==> inputs of job 1022 <==
==> flow/design.v (excerpt) <==
module testSlave(input clk, input reset,
    input  S_AXI_RREADY,
    output S_AXI_RVALID,
    output[5:0] S_AXI_RID,
    output[31:0] S_AXI_RDATA,
    output[1:0] S_AXI_RRESP,
    output S_AXI_RLAST,
    output S_AXI_ARREADY,
    input  S_AXI_ARVALID,
    input [5:0] S_AXI_ARID,
    input [5:0] S_AXI_ARADDR,
    input [7:0] S_AXI_ARLEN,
    input [2:0] S_AXI_ARSIZE,
    input [1:0] S_AXI_ARBURST,
    output S_AXI_WREADY,
    input  S_AXI_WVALID,
    input [31:0] S_AXI_WDATA,
    input [3:0] S_AXI_WSTRB,
    input  S_AXI_WLAST,
    output S_AXI_AWREADY,
    input  S_AXI_AWVALID,
    input [5:0] S_AXI_AWID,
    input [5:0] S_AXI_AWADDR,
    input [7:0] S_AXI_AWLEN,
    input [2:0] S_AXI_AWSIZE,
    input [1:0] S_AXI_AWBURST,
    input  S_AXI_BREADY,
    output S_AXI_BVALID,
    output[5:0] S_AXI_BID,
    output[1:0] S_AXI_BRESP
);
  reg [1:0] axi_bresp;
  wire[1:0] T0;
  wire[1:0] T1;
  wire T2;
  wire T3;
  wire T4;
  wire T5;
  wire T6;
  reg  axi_bvalid;
  wire T7;
  wire T8;
  wire T9;
  wire T10;
  wire T11;
  wire T12;
  wire T13;
  wire T14;
  wire T15;
  reg  axi_wready;
  wire T16;
  wire T17;
  wire T18;
  wire T19;
  wire T20;
  wire T21;
  wire T22;
  wire T23;
  wire T24;
  wire T25;
  wire T26;
  wire T27;
  wire T28;
  reg  axi_awv_awr_flag;
  wire T29;
  wire T30;
  wire T31;
  wire T32;
  wire T33;
  wire T34;
  wire T35;
  reg  axi_arv_arr_flag;
  wire T36;
  wire T37;
  wire T38;
  wire T39;
  ...
Settings: LEC_CHECK=0, CAP_MARGIN=20, CORE_MARGIN=2, CORE_UTILIZATION=40, MAX_ROUTING_LAYER=met4, MIN_ROUTING_LAYER=met2, PLACE_DENSITY_LB_ADDON=0.26, SLEW_MARGIN=25, TNS_END_PERCENT=50; clock period 4.3 ns.
run.sh (not shown) runs the stock make flow with config.mk's settings and CLKGATE_MAP_FILE=.
==> job 2539 (differences from job 1022) <==
==> flow/config.mk (replaced) <==
export PLATFORM = sky130hd
export DESIGN_NAME = testSlave
export DESIGN_NICKNAME = testSlave
export VERILOG_FILES = /design/flow/design.v
export SDC_FILE = /design/flow/constraint.sdc
export NUM_CORES = 4
export LEC_CHECK = 0
export CAP_MARGIN = 20
export CORE_MARGIN = 2
export CORE_UTILIZATION = 70
export SETUP_SLACK_MARGIN = -0.16
export SLEW_MARGIN = 20
==> flow/constraint.sdc (replaced) <==
create_clock -name core_clock -period 1.67 [get_ports {clk}]
set_input_delay 0.3340 -clock core_clock [delete_from_list [all_inputs] [get_ports {clk}]]
set_output_delay 0.3340 -clock core_clock [all_outputs]
set_load 0.01 [all_outputs]
==> job 8901 (differences from job 1022) <==
==> flow/config.mk (replaced) <==
export PLATFORM = sky130hd
export DESIGN_NAME = testSlave
export DESIGN_NICKNAME = testSlave
export VERILOG_FILES = /design/flow/design.v
export SDC_FILE = /design/flow/constraint.sdc
export NUM_CORES = 4
export LEC_CHECK = 0
export CAP_MARGIN = 40
export CORE_MARGIN = 2
export CORE_UTILIZATION = 72
export CTS_CLUSTER_SIZE = 37
export PLACE_DENSITY = 0.35
export SETUP_SLACK_MARGIN = 0.4
export SLEW_MARGIN = 20
==> flow/constraint.sdc (replaced) <==
create_clock -name core_clock -period 1.67 [get_ports {clk}]
set_input_delay 0.3340 -clock core_clock [delete_from_list [all_inputs] [get_ports {clk}]]
set_output_delay 0.3340 -clock core_clock [all_outputs]
set_load 0.01 [all_outputs]
==> run summary <==
run metrics: Period Utilization, post-route=0.786, Top delay family on crit path=simple AND/OR/NAND/NOR gates, NetSw=3.50 mW, dpl hpwl=40.3 mm, TNS Setup=0 ns, clk tree area frac=0.0642, first-pass GRT wire length=109 mm, CTS tree=built, status=finished clean, r2r worst-path depth=6, Total Wirelength=roughly 73 mm, TritonCTS Buffers=approximately 60
(the above is from job 1022)
==> run summary <==
run metrics: SO Faults=negative setup slack, Top delay family on crit path=AND-OR/OR-AND gates, status=complete, but fails checks, Period Utilization, post-route=1.54, worst setup margin=-0.899 ns, final setup fails=~1.1k, NetSw=between 9 and 10 mW, r2r worst-path depth=7
(the above is from job 2539)
==> run summary <==
yosys + openroad results -> status=did not finish, Fail Step=global routing, AO/OA Area Share=0.0762, TritonCTS Buffers=about 57, clk sinks=596, dpl hpwl=46.4 mm, Post-CTS Setup Bufs=about 59, top area contributor share=0.666, Die Y=between 150 and 200 µm, Port-buffer cells=approximately 110
(the above is from job 8901)
No activity file was given, so power comes from the tool's default toggle rates.
